==> run H: inputs <==
Design buffered_cl_builder, start of the top module:
module buffered_cl_builder
#(
    parameter DATA_WIDTH = 32,
    parameter DATA_PER_CL = 16,
    parameter CL_WIDTH = 512,
    parameter EVICTION_POLICY = "ALL_ZEROS",  
    parameter BUFFER_DEPTH = 8,  
    parameter ALM_FULL_DIFF = 4  
)
(
    input logic clk,
    input logic reset,
    input logic evict,
    input logic data_wr,
    input logic [DATA_WIDTH - 1 : 0 ] data_in,
    input logic cl_rd,
    output logic alm_full,
    output logic out_cl_valid,
    output logic [CL_WIDTH - 1 : 0 ] out_cl
);
make LEC_CHECK=0 CAP_MARGIN=20 CELL_PAD_IN_SITES_DETAIL_PLACEMENT=1 CELL_PAD_IN_SITES_GLOBAL_PLACEMENT=3 CORE_MARGIN=2 CORE_UTILIZATION=64 CTS_CLUSTER_SIZE=61 HOLD_SLACK_MARGIN=-0.01 MAX_ROUTING_LAYER=met4 MIN_ROUTING_LAYER=met2 SLEW_MARGIN=20 SYNTH_MEMORY_MAX_BITS=8192 TNS_END_PERCENT=85 finish   # period 8.57 ns
run.sh (not shown) runs the stock make flow with config.mk's settings and CLKGATE_MAP_FILE=.
==> run D (differences from run H) <==
- CELL_PAD_IN_SITES_DETAIL_PLACEMENT: 1 -> unset
- CELL_PAD_IN_SITES_GLOBAL_PLACEMENT: 3 -> unset
- CORE_UTILIZATION: 64 -> 72
- CTS_CLUSTER_SIZE: 61 -> 68
- HOLD_SLACK_MARGIN: -0.01 -> unset
- MAX_ROUTING_LAYER: met4 -> unset
- MIN_ROUTING_LAYER: met2 -> unset
- SETUP_SLACK_MARGIN: unset -> 1.01
- TNS_END_PERCENT: 85 -> unset
==> flow/constraint.sdc (replaced) <==
create_clock -name core_clock -period 3.49 [get_ports {clk}]
set_input_delay 0.6980 -clock core_clock [delete_from_list [all_inputs] [get_ports {clk}]]
set_output_delay 0.6980 -clock core_clock [all_outputs]
set_load 0.01 [all_outputs]
==> run B (differences from run H) <==
- CELL_PAD_IN_SITES_DETAIL_PLACEMENT: 1 -> unset
- CELL_PAD_IN_SITES_GLOBAL_PLACEMENT: 3 -> unset
- CORE_UTILIZATION: 64 -> 15
- CTS_CLUSTER_SIZE: 61 -> unset
- HOLD_SLACK_MARGIN: -0.01 -> unset
- MAX_ROUTING_LAYER: met4 -> unset
- MIN_ROUTING_LAYER: met2 -> unset
- TNS_END_PERCENT: 85 -> unset
==> flow/constraint.sdc (replaced) <==
create_clock -name core_clock -period 5.38 [get_ports {clk}]
set_input_delay 1.0760 -clock core_clock [delete_from_list [all_inputs] [get_ports {clk}]]
set_output_delay 1.0760 -clock core_clock [all_outputs]
set_load 0.01 [all_outputs]
==> run Y (differences from run H) <==
- CELL_PAD_IN_SITES_GLOBAL_PLACEMENT: 3 -> unset
- CORE_UTILIZATION: 64 -> 68
- CTS_CLUSTER_SIZE: 61 -> unset
- HOLD_SLACK_MARGIN: -0.01 -> unset
- MAX_ROUTING_LAYER: met4 -> met5
- MIN_ROUTING_LAYER: met2 -> unset
- PLACE_DENSITY: unset -> 0.57
- SETUP_SLACK_MARGIN: unset -> -0.06
- SLEW_MARGIN: 20 -> 35
- TNS_END_PERCENT: 85 -> 5
==> flow/constraint.sdc (replaced) <==
create_clock -name core_clock -period 3.54 [get_ports {clk}]
set_input_delay 0.7080 -clock core_clock [delete_from_list [all_inputs] [get_ports {clk}]]
set_output_delay 0.7080 -clock core_clock [all_outputs]
set_load 0.01 [all_outputs]
==> Slide: Implementation Results <==
Implementation Results

Clock tree
  • Worst-path clk slew: 0.06 ns
  • Root Buffer: clkbuf_16

Detailed routing
  • Avg WL per Cell: 35.2 um

Floorplan
  • Core box area: 0.302 sq mm

Layout
  • Final std cells w/o fill: 13,500

Hold path
  • Hold Path Origin: cl_builder_internal_mod.out_cl_elements[59]
  • Hold Path End: fifo_data_in[59]

Critical path
  • Crit end category: output pin

GRT
  • Top Usage Layer GRT: met2
  • Initial antenna violation count: 0

Status
  • Status: timing/DRC/antenna clean
That was run H.
==> Slide: Implementation Results <==
Physical Implementation Snapshot

Floorplan
  • Initial Utilization: 68.2%
  • IO Pins: 551
  • Die height: 538 um
  • Core box area: 0.284 sq mm

Status
  • Status: did not finish
  • Error: [ERROR DPL-0033] detailed placement checks failed during check placement.
  • Fail Step: clock tree synthesis

Logic synthesis
  • Cell area leaders: edfxtp_1 (71%), mux4_2 (12%), dfxtp_1 (11%), mux2_2 (3.0%), and2_1 (1.7%)
  • Post-Synth Adder-Cell Area: 0.0748%
  • Dominant Register Cell: edfxtp_1

Place
  • Global placement routability congestion: 0.773
That was run Y.
==> Slide: Implementation Results <==
Implementation Results

Status
  • Status: timing/DRC/antenna clean

Clock tree
  • Worst-path clk slew: 0.06 ns
  • Root Buffer: clkbuf_16

GRT
  • Top Usage Layer GRT: met2

Floorplan
  • Core box area: 1.29 sq mm

Layout
  • Final std cells w/o fill: 27,000

Hold path
  • Hold Path End: fifo_data_in[216]
That was run B.
==> Slide: Implementation Results <==
Implementation Results

Critical path
  • Crit end category: output pin

Hold path
  • Hold Path End: cl_builder_internal_mod.build_cl[6][18]

Status
  • Status: complete, but fails checks
  • Layout Check Fails: negative setup slack

STA
  • Final setup margin: -0.510 ns
  • Setup violations, final: 512

Layout
  • Final std cells w/o fill: 13,800

Clock tree
  • Root Buffer: clkbuf_16

GRT
  • Initial antenna violation count: 12
That was run D.

* * *

==> v32: inputs <==
Starting RTL as in the previous note.
==> flow/config.mk <==
export PLATFORM = sky130hd
export DESIGN_NAME = buffered_cl_builder
export DESIGN_NICKNAME = buffered_cl_builder
export VERILOG_FILES = /design/flow/design.v
export SDC_FILE = /design/flow/constraint.sdc
export NUM_CORES = 4
export LEC_CHECK = 0
export CAP_MARGIN = 20
export CELL_PAD_IN_SITES_DETAIL_PLACEMENT = 2
export CELL_PAD_IN_SITES_GLOBAL_PLACEMENT = 3
export CORE_MARGIN = 9
export CORE_UTILIZATION = 51
export CTS_CLUSTER_DIAMETER = 121
export CTS_CLUSTER_SIZE = 21
export GPL_ROUTABILITY_DRIVEN = 1
export GPL_TIMING_DRIVEN = 0
export MIN_ROUTING_LAYER = met2
export PLACE_DENSITY_LB_ADDON = 0.11
export SLEW_MARGIN = 20
export SYNTH_MEMORY_MAX_BITS = 8192
==> flow/constraint.sdc <==
create_clock -name core_clock -period 6.0 [get_ports {clk}]
set_input_delay 1.2000 -clock core_clock [delete_from_list [all_inputs] [get_ports {clk}]]
set_output_delay 1.2000 -clock core_clock [all_outputs]
set_load 0.01 [all_outputs]
==> v37 (differences from v32) <==
Settings changed: CELL_PAD_IN_SITES_GLOBAL_PLACEMENT 3 to 0, CORE_MARGIN 9 to 8, CORE_UTILIZATION 51 to 16, CTS_CLUSTER_DIAMETER 121 to default, CTS_CLUSTER_SIZE 21 to default, GPL_ROUTABILITY_DRIVEN 1 to default, GPL_TIMING_DRIVEN 0 to default, MAX_ROUTING_LAYER from default to met5, PLACE_DENSITY_LB_ADDON 0.11 to 0.2, SETUP_SLACK_MARGIN from default to 1.01, TNS_END_PERCENT from default to 65.
==> flow/constraint.sdc (replaced) <==
create_clock -name core_clock -period 6.86 [get_ports {clk}]
set_input_delay 1.3720 -clock core_clock [delete_from_list [all_inputs] [get_ports {clk}]]
set_output_delay 1.3720 -clock core_clock [all_outputs]
set_load 0.01 [all_outputs]
==> reports/results.env <==
OUTCOME='timing/DRC/antenna clean'
POWER_PER_UNIT_OF_STANDARD_CELL_AREA_nW_PER_UM2=378.1
SLEW-LIMIT-HEADROOM_PCT=20.03
CRIT_CELLS=6
SH_COMB_AREA_PCT=14.74
POST_CTS.REPAIR.SETUP_BUFFERS=0
FIN_UTIL_PCT=58.72
FINAL_CELL_COUNT_NO_FILL=14785
The numbers above come from v32.

==> reports/results.env <==
CRIT_CELLS=4
POWER_PER_UNIT_OF_STANDARD_CELL_AREA_nW_PER_UM2=363.1
FINAL_CELL_COUNT_NO_FILL=26024
SH_COMB_AREA_PCT=13.48
OUTCOME='timing/DRC/antenna clean'
SLEW-LIMIT-HEADROOM_PCT=31.82
LAYOUT.CELL_AREA.NON_FILLER_UM2=243400
The numbers above come from v37.

